==> flow/design.v <==
`timescale 1ns / 1ps
module cla_slice_part(g,p,a,b);
 input a, b;
 output g;  
 output p;  
 assign g = a & b;
 assign p = a ^ b;
endmodule
module CarryPropagateGenerateUnit( g,p,a,b);
	input  [15:0] a,b;
	output [15:0] g,p;
	cla_slice_part s0(g[0],p[0],a[0],b[0]);
	cla_slice_part s1(g[1],p[1],a[1],b[1]);
	cla_slice_part s2(g[2],p[2],a[2],b[2]);
	cla_slice_part s3(g[3],p[3],a[3],b[3]);
	cla_slice_part s4(g[4],p[4],a[4],b[4]);
	cla_slice_part s5(g[5],p[5],a[5],b[5]);
	cla_slice_part s6(g[6],p[6],a[6],b[6]);
	cla_slice_part s7(g[7],p[7],a[7],b[7]);
	cla_slice_part s8(g[8],p[8],a[8],b[8]);
	cla_slice_part s9(g[9],p[9],a[9],b[9]);
	cla_slice_part s10(g[10],p[10],a[10],b[10]);
	cla_slice_part s11(g[11],p[11],a[11],b[11]);
	cla_slice_part s12(g[12],p[12],a[12],b[12]);
	cla_slice_part s13(g[13],p[13],a[13],b[13]);
	cla_slice_part s14(g[14],p[14],a[14],b[14]);
	cla_slice_part s15(g[15],p[15],a[15],b[15]);
endmodule
module SixteenBitSummationUnit(sum,p,carry,cin);
  input [14:0] carry;
  input cin;
  input [15:0] p;
  output [15:0] sum;
  assign sum[0] = p[0] ^ cin;
  assign sum[1] = p[1] ^ carry[0];
  assign sum[2] = p[2] ^ carry[1];
  assign sum[3] = p[3] ^ carry[2];
  assign sum[4] = p[4] ^ carry[3];
  assign sum[5] = p[5] ^ carry[4];
  assign sum[6] = p[6] ^ carry[5];
  assign sum[7] = p[7] ^ carry[6];
  assign sum[8] = p[8] ^ carry[7];
  assign sum[9] = p[9] ^ carry[8];
  assign sum[10] = p[10] ^ carry[9];
  assign sum[11] = p[11] ^ carry[10];
  assign sum[12] = p[12] ^ carry[11];
  assign sum[13] = p[13] ^ carry[12];
  assign sum[14] = p[14] ^ carry[13];
  assign sum[15] = p[15] ^ carry[14];
endmodule
module four_bit_block_cla(P,G,carry,p,g,cin);
	input [3:0] p,g;
	input cin;
	output [2:0] carry;
	output P,G;
	assign	carry[0] = 	g[0] |
											cin & p[0];
	assign	carry[1] =  g[1] |
											g[0] & p[1] |
											cin  &  p[0] & p[1];
	assign	carry[2] =  g[2] |
											g[1] & p[2] |
											g[0] & p [1] & p[2] |
											cin  & p[0] & p[1] & p[2];
	assign	P = p[0] & p[1] & p[2] & p[3];
	assign	G = g[3] | 
							g[2] & p[3] |
							g[1] & p[2] & p[3] |
							g[0] & p[1] & p[2] & p[3];
endmodule
module cla_16_two_level(sum,cout,a,b,cin);
	input [15:0] a, b;
	input cin;
	output [15:0] sum;
	output  cout;
	wire [15:0]   g, p,carry;  
	wire [3:0]  G,P;
	assign carry[3]  = G[0] | cin & P[0];
	assign carry[7]  = G[1] | G[0] & P[1] | cin & P[0] & P[1]; 
	assign carry[11] = G[2] |
										 G[1] & P[2] |
										 G[0] & P[1] & P[2] | 
										 cin  & P[0] & P[1] & P[2];
	assign cout = G[3] |
								G[2] & P[3] |
								G[1] & P[2] & P[3] |
								G[0] & P[1] & P[2] & P[3] |
								cin   & P[0] & P[1] & P[2] & P[3];
	CarryPropagateGenerateUnit   CPGU( g,p,a,b);
	four_bit_block_cla FBBC0(P[0],G[0],carry[2:0],p[3:0],g[3:0],cin);     
	four_bit_block_cla FBBC1(P[1],G[1],carry[6:4],p[7:4],g[7:4],carry[3]);   
	four_bit_block_cla FBBC2(P[2],G[2],carry[10:8],p[11:8],g[11:8],carry[7]);
	four_bit_block_cla FBBC3(P[3],G[3],carry[14:12],p[15:12],g[15:12],carry[11]); 
	SixteenBitSummationUnit TTBSU(sum,p,carry[14:0],cin);
endmodule
`timescale 1ns / 1ps
module xnew2(
	output reg [15:0] x,
	input [15:0] x0,
	input [15:0] y,
	input cin,
	input reset,
	input stop,
	input clk
	);
	wire [15:0] sum,a,b;
	wire cout;	 
	cla_16_two_level alu(sum,cout,a,b,cin);
	assign a=x;
	assign b=cin?(~y):y;
	always @(posedge clk)
	begin
		if(reset)
		begin
			x<=x0;
		end
		else
		begin
			if(!stop)
			begin
				x<=sum;
			end
			else
			begin
				x<=x;
			end
		end
	end
endmodule
`timescale 1ns / 1ps
module ynew2(
	output reg [15:0] y,
	input [15:0] y0,
	input [15:0] x,
	input cin,
	input reset,
	input stop,
	input clk
	);
	wire [15:0] sum,a,b;
	wire cout;	 
	cla_16_two_level alu(sum,cout,a,b,cin);
	assign a=y;
	assign b=cin?(~x):x;
	always @(posedge clk)
	begin
		if(reset)
		begin
			y<=y0;
		end
		else
		begin
			if(!stop)
			begin
				y<=sum;
			end
			else
			begin
				y<=y;
			end
		end	
	end
endmodule
`timescale 1ns / 1ps
module znew2(
	output reg [15:0] z,
	output zsign,
	input [15:0] z0,
	input [15:0] zrom,
	input cin,
	input reset,
	input stop,
	input clk
	);
	wire [15:0] sum,a,b;
	wire cout;	 
	cla_16_two_level alu(sum,cout,a,b,cin);
	assign a=z;
	assign b=cin?(~zrom):zrom;
	always @(posedge clk)
	begin
		if(reset)
		begin
			z<=z0;
		end
		else
		begin
			if(!stop)
				z<=sum;
			else
				z<=z;
		end	
	end
	assign zsign=z[15];
endmodule
`timescale 1ns / 1ps
module datapathnew2(
	output [15:0] x,
	output [15:0] y,
	input [15:0] z0,
	input [3:0] i,
	input reset,
	input stop,
	input clk
	); 
	parameter xinit=16'b0010_0110_1101_1101;	 
	parameter yinit=16'b0;
	reg [15:0] zrom_q;
	wire [15:0] xval,yval,zval;
	wire [15:0] x0,y0;
	wire [15:0] z;
	wire zsign;
	always @(*)
	begin
		case(i)
			4'd0: zrom_q=16'b0011_0010_0100_0011;
			4'd1: zrom_q=16'b0001_1101_1010_1100;
			4'd2: zrom_q=16'b0000_1111_1010_1101;
			4'd3: zrom_q=16'b0000_0111_1111_0101;
			4'd4: zrom_q=16'b0000_0011_1111_1110;
			4'd5: zrom_q=16'b0000_0001_1111_1111;
			4'd6: zrom_q=16'b0000_0000_1111_1111;
			4'd7: zrom_q=16'b0000_0000_0111_1111;
			4'd8: zrom_q=16'b0000_0000_0011_1111;
			4'd9: zrom_q=16'b0000_0000_0001_1111;
			4'd10: zrom_q=16'b0000_0000_0000_1111;
			4'd11: zrom_q=16'b0000_0000_0000_0111;
			4'd12: zrom_q=16'b0000_0000_0000_0011;
			4'd13: zrom_q=16'b0000_0000_0000_0001;
			4'd14: zrom_q=16'b0;
			4'd15: zrom_q=16'b0;
			default: zrom_q=16'b0;
		endcase
	end
	xnew2 xmod(x,x0,yval,xcin,reset,stop,clk);
	ynew2 ymod(y,y0,xval,ycin,reset,stop,clk);
	znew2 zmod(z,zsign,z0,zval,zcin,reset,stop,clk);
	assign x0=xinit;
	assign y0=yinit;
	assign xval=$signed(x)>>>i;
	assign yval=$signed(y)>>>i;
	assign zval=zrom_q;
	assign xcin=zsign?1'b0:1'b1;
	assign ycin=zsign?1'b1:1'b0;
	assign zcin=zsign?1'b0:1'b1;
endmodule
`timescale 1ns / 1ps
module cordic_sincos(
	input clk,
	input rst,
	input start,
	input [15:0] z0,
	output ready,
	output reg done,
	output [15:0] x,
	output [15:0] y
	);
	reg busy;
	reg [3:0] cnt;
	wire load;
	assign ready = ~busy;
	assign load = rst | (start & ~busy);
	always @(posedge clk)
	begin
		if(rst)
		begin
			busy <= 1'b0;
			cnt <= 4'd0;
			done <= 1'b0;
		end
		else
		begin
			done <= 1'b0;
			if(!busy)
			begin
				cnt <= 4'd0;
				if(start)
					busy <= 1'b1;
			end
			else
			begin
				cnt <= cnt + 4'd1;
				if(cnt == 4'd15)
				begin
					busy <= 1'b0;
					done <= 1'b1;
				end
			end
		end
	end
	datapathnew2 dp(x,y,z0,cnt,load,~busy,clk);
endmodule
Settings: LEC_CHECK=0, ABC_AREA=1, CAP_MARGIN=15, CELL_PAD_IN_SITES_DETAIL_PLACEMENT=2, CELL_PAD_IN_SITES_GLOBAL_PLACEMENT=1, CORE_ASPECT_RATIO=0.92, CORE_MARGIN=2, CORE_UTILIZATION=16, CTS_CLUSTER_DIAMETER=293, GPL_TIMING_DRIVEN=1, MAX_ROUTING_LAYER=met4, MIN_ROUTING_LAYER=met1, PLACE_DENSITY_LB_ADDON=0.19, SLEW_MARGIN=20, TNS_END_PERCENT=95; clock period 3.63 ns.
run.sh (not shown) runs the stock make flow with config.mk's settings and CLKGATE_MAP_FILE=.
Change:
--- a/flow/config.mk
+++ b/flow/config.mk
@@ -8,10 +8,10 @@
 export ABC_AREA = 1
 export CAP_MARGIN = 15
-export CELL_PAD_IN_SITES_DETAIL_PLACEMENT = 2
-export CELL_PAD_IN_SITES_GLOBAL_PLACEMENT = 1
+export CELL_PAD_IN_SITES_DETAIL_PLACEMENT = 1
+export CELL_PAD_IN_SITES_GLOBAL_PLACEMENT = 0
 export CORE_ASPECT_RATIO = 0.92
 export CORE_MARGIN = 2
 export CORE_UTILIZATION = 16
-export CTS_CLUSTER_DIAMETER = 293
+export CTS_CLUSTER_DIAMETER = 28
 export GPL_TIMING_DRIVEN = 1
 export MAX_ROUTING_LAYER = met4
After rerunning:
- worst setup slack improved by 0.018 ns
- maximum frequency climbs by about 0.5%
- design area drops by about 3%
- sequential cell count is unchanged
- utilization drops by 0.66 points
- first-iteration DRC count climbs by about 80%
- via count drops by 2.6%
- final cell count drops by about 1.5%
- total power drops by 3.3%
- synthesized area is unchanged
Change:
==> flow/config.mk (replaced) <==
export PLATFORM = sky130hd
export DESIGN_NAME = cordic_sincos
export DESIGN_NICKNAME = cordic_sincos
export VERILOG_FILES = /design/flow/design.v
export SDC_FILE = /design/flow/constraint.sdc
export NUM_CORES = 4
export LEC_CHECK = 0
export ABC_AREA = 1
export CAP_MARGIN = 35
export CELL_PAD_IN_SITES_GLOBAL_PLACEMENT = 0
export CORE_ASPECT_RATIO = 0.84
export CORE_MARGIN = 2
export CORE_UTILIZATION = 16
export CTS_CLUSTER_DIAMETER = 217
export CTS_CLUSTER_SIZE = 74
export GPL_TIMING_DRIVEN = 1
export MAX_ROUTING_LAYER = met4
export MIN_ROUTING_LAYER = met1
export PLACE_DENSITY_LB_ADDON = 0.19
export SETUP_SLACK_MARGIN = 0.61
export SLEW_MARGIN = 30
export TNS_END_PERCENT = 95
==> flow/constraint.sdc (replaced) <==
create_clock -name core_clock -period 3.16 [get_ports {clk}]
set_input_delay 0.6320 -clock core_clock [delete_from_list [all_inputs] [get_ports {clk}]]
set_output_delay 0.6320 -clock core_clock [all_outputs]
set_load 0.01 [all_outputs]
Result:
- Now the flow ran to the end with violations: setup timing
- setup slack degrades by 0.49 ns
- routed wire length increases by 5.9%
- combinational power grows by 73%
- sequential share of layout area decreases by 3.8 points
- utilization went up by 4.9 points
- clock skew rose by 0.0039 ns
Change:
==> flow/config.mk (replaced) <==
export PLATFORM = sky130hd
export DESIGN_NAME = cordic_sincos
export DESIGN_NICKNAME = cordic_sincos
export VERILOG_FILES = /design/flow/design.v
export SDC_FILE = /design/flow/constraint.sdc
export NUM_CORES = 4
export LEC_CHECK = 0
export ABC_AREA = 0
export CAP_MARGIN = 15
export CELL_PAD_IN_SITES_DETAIL_PLACEMENT = 2
export CELL_PAD_IN_SITES_GLOBAL_PLACEMENT = 0
export CORE_ASPECT_RATIO = 1.51
export CORE_MARGIN = 2
export CORE_UTILIZATION = 16
export CTS_CLUSTER_DIAMETER = 293
export GPL_TIMING_DRIVEN = 1
export MAX_ROUTING_LAYER = met4
export MIN_ROUTING_LAYER = met1
export PLACE_DENSITY_LB_ADDON = 0.19
export SLEW_MARGIN = 20
export TNS_END_PERCENT = 95
==> flow/constraint.sdc (replaced) <==
create_clock -name core_clock -period 3.63 [get_ports {clk}]
set_input_delay 0.7260 -clock core_clock [delete_from_list [all_inputs] [get_ports {clk}]]
set_output_delay 0.7260 -clock core_clock [all_outputs]
set_load 0.01 [all_outputs]
After rerunning: The new run completed and failed the layout checks on setup timing. Final area went down by 13%. First-iteration DRC count went down by 48%. Wire length went up by 5.3%. Flip-flop count does not change.

## v51
Starts from the design.v that is shown in full above.
Settings: LEC_CHECK=0, ABC_AREA=1, CAP_MARGIN=35, CELL_PAD_IN_SITES_GLOBAL_PLACEMENT=2, CORE_ASPECT_RATIO=0.73, CORE_MARGIN=4, CORE_UTILIZATION=40, CTS_CLUSTER_DIAMETER=206, GPL_TIMING_DRIVEN=1, HOLD_SLACK_MARGIN=0.15, MAX_ROUTING_LAYER=met4, SLEW_MARGIN=0, TNS_END_PERCENT=75; clock period 5.0 ns.
The inputs of v52 differ from those of v51 as listed below.
# v51
export LEC_CHECK = 0
export ABC_AREA = 1
export CAP_MARGIN = 35
export CELL_PAD_IN_SITES_GLOBAL_PLACEMENT = 2
export CORE_ASPECT_RATIO = 0.73
export CORE_MARGIN = 4
export CORE_UTILIZATION = 40
export CTS_CLUSTER_DIAMETER = 206
export GPL_TIMING_DRIVEN = 1
export HOLD_SLACK_MARGIN = 0.15
export MAX_ROUTING_LAYER = met4
export SLEW_MARGIN = 0
export TNS_END_PERCENT = 75
create_clock -name core_clock -period 5.0 [get_ports {clk}]
# v52
export LEC_CHECK = 0
export ABC_AREA = 1
export CAP_MARGIN = 20
export CORE_ASPECT_RATIO = 0.5
export CORE_MARGIN = 2
export CORE_UTILIZATION = 47
export CTS_CLUSTER_DIAMETER = 209
export CTS_CLUSTER_SIZE = 99
export HOLD_SLACK_MARGIN = 0.3
export PLACE_DENSITY = 0.48
export SLEW_MARGIN = 20
export TNS_END_PERCENT = 15
create_clock -name core_clock -period 5.0 [get_ports {clk}]
### Flow results
v52 went all the way through the flow, and no timing, DRC or antenna check failed.
Diff v51 -> v52: cell count decreased 2.7%, flop share of the area went up, routed wire length down about 11%, total power after layout -130 µW, clock network fraction of design power lost 2.0 points.
Compared with v51, v52 shows detailed-route via count that has gone down slightly.
Combinational fraction of design power delta for v52 relative to v51: 1.3 points higher
NOTE: worst hold margin in v52 falls short of that of v51
Fraction of the core area covered by cells at the end of the flow in v52 is 7.0 points above v51.
Critical-path cell with the highest stage delay: sky130_fd_sc_hd__ha_1 -> v51, sky130_fd_sc_hd__buf_4 -> v52
Relative to v51, clock buffer instance count of the final layout decreased by 1 in v52.
> inputs changed (v52 -> v40)
# v52
export LEC_CHECK = 0
export ABC_AREA = 1
export CAP_MARGIN = 20
export CORE_ASPECT_RATIO = 0.5
export CORE_MARGIN = 2
export CORE_UTILIZATION = 47
export CTS_CLUSTER_DIAMETER = 209
export CTS_CLUSTER_SIZE = 99
export HOLD_SLACK_MARGIN = 0.3
export PLACE_DENSITY = 0.48
export SLEW_MARGIN = 20
export TNS_END_PERCENT = 15
create_clock -name core_clock -period 5.0 [get_ports {clk}]
# v40
export LEC_CHECK = 0
export ABC_AREA = 1
export CAP_MARGIN = 20
export CORE_MARGIN = 2
export CORE_UTILIZATION = 66
export SLEW_MARGIN = 20
create_clock -name core_clock -period 5.11 [get_ports {clk}]
==> results <==
Each of the runs, namely v40 and v52, reached the end of the flow and came out clean. v40 vs v52, cell at the slowest stage of the critical path: sky130_fd_sc_hd__dfxtp_1 vs sky130_fd_sc_hd__buf_4. Going from v52 to v40, detailed route wirelength on metal3 shrank slightly. v40: required time of the critical path higher than v52. As far as number of stages on the worst hold path goes, v40 and v52 are indistinguishable; the numbers are identical. The higher design area came out of v52. Summary of v40 over v52: met3 global-route usage went up 1.5 points; routed wire length fell by about 3.7%. Maximum frequency (v52 / v40): 1.05. The higher starting density of the core of v40 and v52 is in v40.

// cordic_sincos: RTL as listed in full above, without the edits since
make LEC_CHECK=0 ABC_AREA=0 CAP_MARGIN=20 CORE_ASPECT_RATIO=1.91 CORE_MARGIN=2 CORE_UTILIZATION=47 CTS_CLUSTER_DIAMETER=209 CTS_CLUSTER_SIZE=99 SLEW_MARGIN=20 TNS_END_PERCENT=15 finish   # period 5.0 ns
==> next run, changes <==
- ABC_AREA: 0 -> unset
- CAP_MARGIN: 20 -> 35
- CORE_ASPECT_RATIO: 1.91 -> unset
- CORE_UTILIZATION: 47 -> 40
- CTS_CLUSTER_DIAMETER: 209 -> unset
- CTS_CLUSTER_SIZE: 99 -> unset
- GPL_TIMING_DRIVEN: unset -> 0
- TNS_END_PERCENT: 15 -> unset
Die size climbs by 16%.
Hold slack stays flat.
Via count is higher by 3.6%.
Cell area came out higher by 4.9%.
Wire length climbs by 7.2%.
Non-clock buffer count is higher by 48.
Total power goes up by 3.4%.
Critical path depth decreases by 2.
Worst setup slack degrades by 0.12 ns.
Core utilization went down by 5.5 points.
==> next run, changes <==
- ABC_AREA: unset -> 1
- CAP_MARGIN: 35 -> 20
- CORE_ASPECT_RATIO: unset -> 0.5
- CORE_UTILIZATION: 40 -> 47
- CTS_CLUSTER_DIAMETER: unset -> 209
- CTS_CLUSTER_SIZE: unset -> 99
- GPL_TIMING_DRIVEN: 0 -> unset
- TNS_END_PERCENT: unset -> 15
Result:
- routed wire length came out lower by about 13%
- core utilization is higher by 3.9 points
- critical path depth increases by 3
- count of clock-buffer cells in the layout drops by 2
- setup slack improved by 1.1 ns
- design area went down by about 4.7%
- clock skew barely changes
- sequential power goes down by about 12%
==> next run, changes <==
- CORE_UTILIZATION: 47 -> 72
- CTS_CLUSTER_DIAMETER: 209 -> 388
- CTS_CLUSTER_SIZE: 99 -> 89
- clock period: 5.0 -> 2.36 ns (I/O delays scaled with it)
Result:
- Now the flow stopped in clock tree synthesis (DPL-0038)
- area after synthesis does not change
- die size fell by about 34%
- synthesized cell count stays the same
No activity file was given, so power comes from the tool's default toggle rates.
